Setup of job 1462:
// chipmunk
module chipmunk
	#(parameter addrSize = 12)
	(input clk,
	 input reset,
	 input [addrSize-1:0] startPC,
	 input [7:0] dataBus,
	 output [7:0] dataBusWrite,
	 output reg [addrSize-1:0] addrBus,
	 output weMem,
	 output done);
	reg [7:0] aReg;               
	reg [7:0] xReg;               
	reg [7:0] yReg;               
	reg [5:0] spReg;              
	reg [addrSize-1:0] pcReg;     
	reg [addrSize-1:0] pcRegAlt;  
	reg [addrSize-1:0] eaReg;     
	reg [7:0] dataReg;            
	wire [7:0] dataRegPlus = dataReg+1;  
	reg cFlagReg, zFlagReg, nFlagReg;
	reg [5:0] opcode;             
	reg [1:0] parameter_size;     
	reg [3:0] state;              
	reg finished;                 
	reg [7:0] dataBusOutput;        
	reg [3:0] nextState;            
	wire [7:0] addSubResult;        
	wire addSubCarryOut;
	wire [7:0] shifterResult;       
	wire shifterCarry;
	wire [7:0] bitOperationResult;  
	wire OpLoadA         = opcode[5:1] == 5'b00000;
	wire OpLoadX         = opcode[5:1] == 5'b00001;
	wire OpLoadY         = opcode[5:1] == 5'b00010;
	wire OpIncDecMem     = opcode[5:2] == 4'b0111 && opcode[0];
	wire OpRolRorMem     = (opcode == 6'b011001 || opcode == 6'b011011);
	wire OpIncDec        = opcode[5:1] == 5'b10101;
	wire OpInxDex        = opcode[5:1] == 5'b10110;
	wire OpInyDey        = opcode[5:1] == 5'b10111;
	wire OpSta           = opcode == 6'b100001;
	wire OpStx           = opcode == 6'b100011;
	wire OpSty           = opcode == 6'b100101;
	wire OpLdaY          = opcode == 6'b101000;
	wire OpStaY          = opcode == 6'b101001;
	wire OpIndexY        = opcode[5:1] == 5'b10100;  
	wire OpSetCarryFlag  = opcode[5:1] == 5'b00011;
	wire OpUseAdder      = opcode[5:3] == 3'b001;
	wire OpUseBitOp      = opcode[5:2] == 4'b0100;
	wire OpUseShifter    = opcode[5:2] == 4'b0110;
	wire OpAdderUseCarry = opcode[5:2] == 4'b0011;
	wire OpCpx           = opcode[5:1] == 5'b01011;
	wire OpCpy           = opcode == 6'b011100;
	wire OpDoCompare     = opcode[5:2] == 4'b0101 || OpCpy;
	wire OpSubtractInstead = OpDoCompare ||                           
  ...
For scale: about 1300 cells after synthesis, ~100 flip-flops, ~44 I/O pins, about 0.010 mm² of cells after synthesis.
clock: 2.98 ns
lec_check: 0
cap_margin: 15
cell_pad_in_sites_detail_placement: 2
core_aspect_ratio: 0.55
core_margin: 2
core_utilization: 42
cts_cluster_diameter: 286
cts_cluster_size: 51
gpl_routability_driven: 1
hold_slack_margin: -0.05
max_routing_layer: met4
min_routing_layer: met1
setup_slack_margin: 0.66
slew_margin: 40
tns_end_percent: 45
run.sh (not shown) runs the stock make flow with config.mk's settings and CLKGATE_MAP_FILE=.
Run status, job 1462: aborted in detailed placement, error DPL-0033
> inputs changed (job 1462 -> job 4994)
==> flow/config.mk <==
export PLATFORM = sky130hd
export DESIGN_NAME = chipmunk
export DESIGN_NICKNAME = chipmunk
export VERILOG_FILES = /design/flow/design.v
export SDC_FILE = /design/flow/constraint.sdc
export NUM_CORES = 4
export LEC_CHECK = 0
export CAP_MARGIN = 20
export CORE_MARGIN = 2
export CORE_UTILIZATION = 68
export SLEW_MARGIN = 20
==> flow/constraint.sdc <==
create_clock -name core_clock -period 5.97 [get_ports {clk}]
set_input_delay 1.1940 -clock core_clock [delete_from_list [all_inputs] [get_ports {clk}]]
set_output_delay 1.1940 -clock core_clock [all_outputs]
set_load 0.01 [all_outputs]
[summary]
- Job 1462 never completed; the flow aborted with a tool error in detailed placement.
- Every stage of the flow completed for job 4994, and the final layout passed the timing, design-rule and antenna checks.
- Job 1462 → job 4994: area fraction in and, or, nand and nor cells did not really move; adder and majority cell fraction of the synthesized area did not really move; area inside the core boundary went down.
- Compared with job 1462, in job 4994 sequential cell area fraction in the yosys report saw little to no change, die size saw a decrease.
[inputs] job 1954 vs job 4994
diff --git a/flow/config.mk b/flow/config.mk
--- a/flow/config.mk
+++ b/flow/config.mk
@@ -7,2 +7,3 @@
 export LEC_CHECK = 0
+export ABC_AREA = 1
 export CAP_MARGIN = 20
@@ -10,2 +11,3 @@
 export CORE_UTILIZATION = 68
+export PLACE_DENSITY = 0.36
 export SLEW_MARGIN = 20
==> flow/constraint.sdc <==
create_clock -name core_clock -period 4.17 [get_ports {clk}]
set_input_delay 0.8340 -clock core_clock [delete_from_list [all_inputs] [get_ports {clk}]]
set_output_delay 0.8340 -clock core_clock [all_outputs]
set_load 0.01 [all_outputs]
==> comparison <==
Clock-buffer cell count: job 1954 higher than job 4994. Relative to job 4994, initial standard-cell utilization of the core has increased by 0.45 points in job 1954. opcode[5] as the timing startpoint of the critical path was reported by job 1954, and opcode[4] by job 4994. Compared with job 4994, in job 1954 count of non-CTS inverters in the layout shows an increase of 148; global-route usage went up by 5.0 points; hold path depth higher; number of antenna violations at the first check in global routing stayed essentially flat; met2 track demand over resource shows an increase of 7.1 points. Cmp job 1954 vs job 4994: placed standard-cell area lower in job 1954. Between job 4994 and job 1954, sequential share of layout area decreased.
Changes in job 8644 relative to job 1954:
diff --git a/flow/config.mk b/flow/config.mk
--- a/flow/config.mk
+++ b/flow/config.mk
@@ -10,4 +10,4 @@
 export CORE_MARGIN = 2
-export CORE_UTILIZATION = 68
-export PLACE_DENSITY = 0.36
+export CORE_UTILIZATION = 67
+export CTS_CLUSTER_SIZE = 73
 export SLEW_MARGIN = 20
==> flow/constraint.sdc <==
create_clock -name core_clock -period 3.87 [get_ports {clk}]
set_input_delay 0.7740 -clock core_clock [delete_from_list [all_inputs] [get_ports {clk}]]
set_output_delay 0.7740 -clock core_clock [all_outputs]
set_load 0.01 [all_outputs]
Notes after the runs:
| tally of filler cells in the layout | job 8644 vs job 1954 | 0.73% higher |
The synthesized netlist cell count of job 8644 and that of job 1954 are within noise of each other.
Looking at total wire length, job 8644 sits 610 µm above job 1954.
Compared with job 1954, in job 8644 total internal power picked up an extra about 5%, final cell count without fillers picked up an extra 16, worst-case setup margin in the final layout lost 0.017 ns.
Power figures rest on the tool's default switching activity, not on a simulated workload.
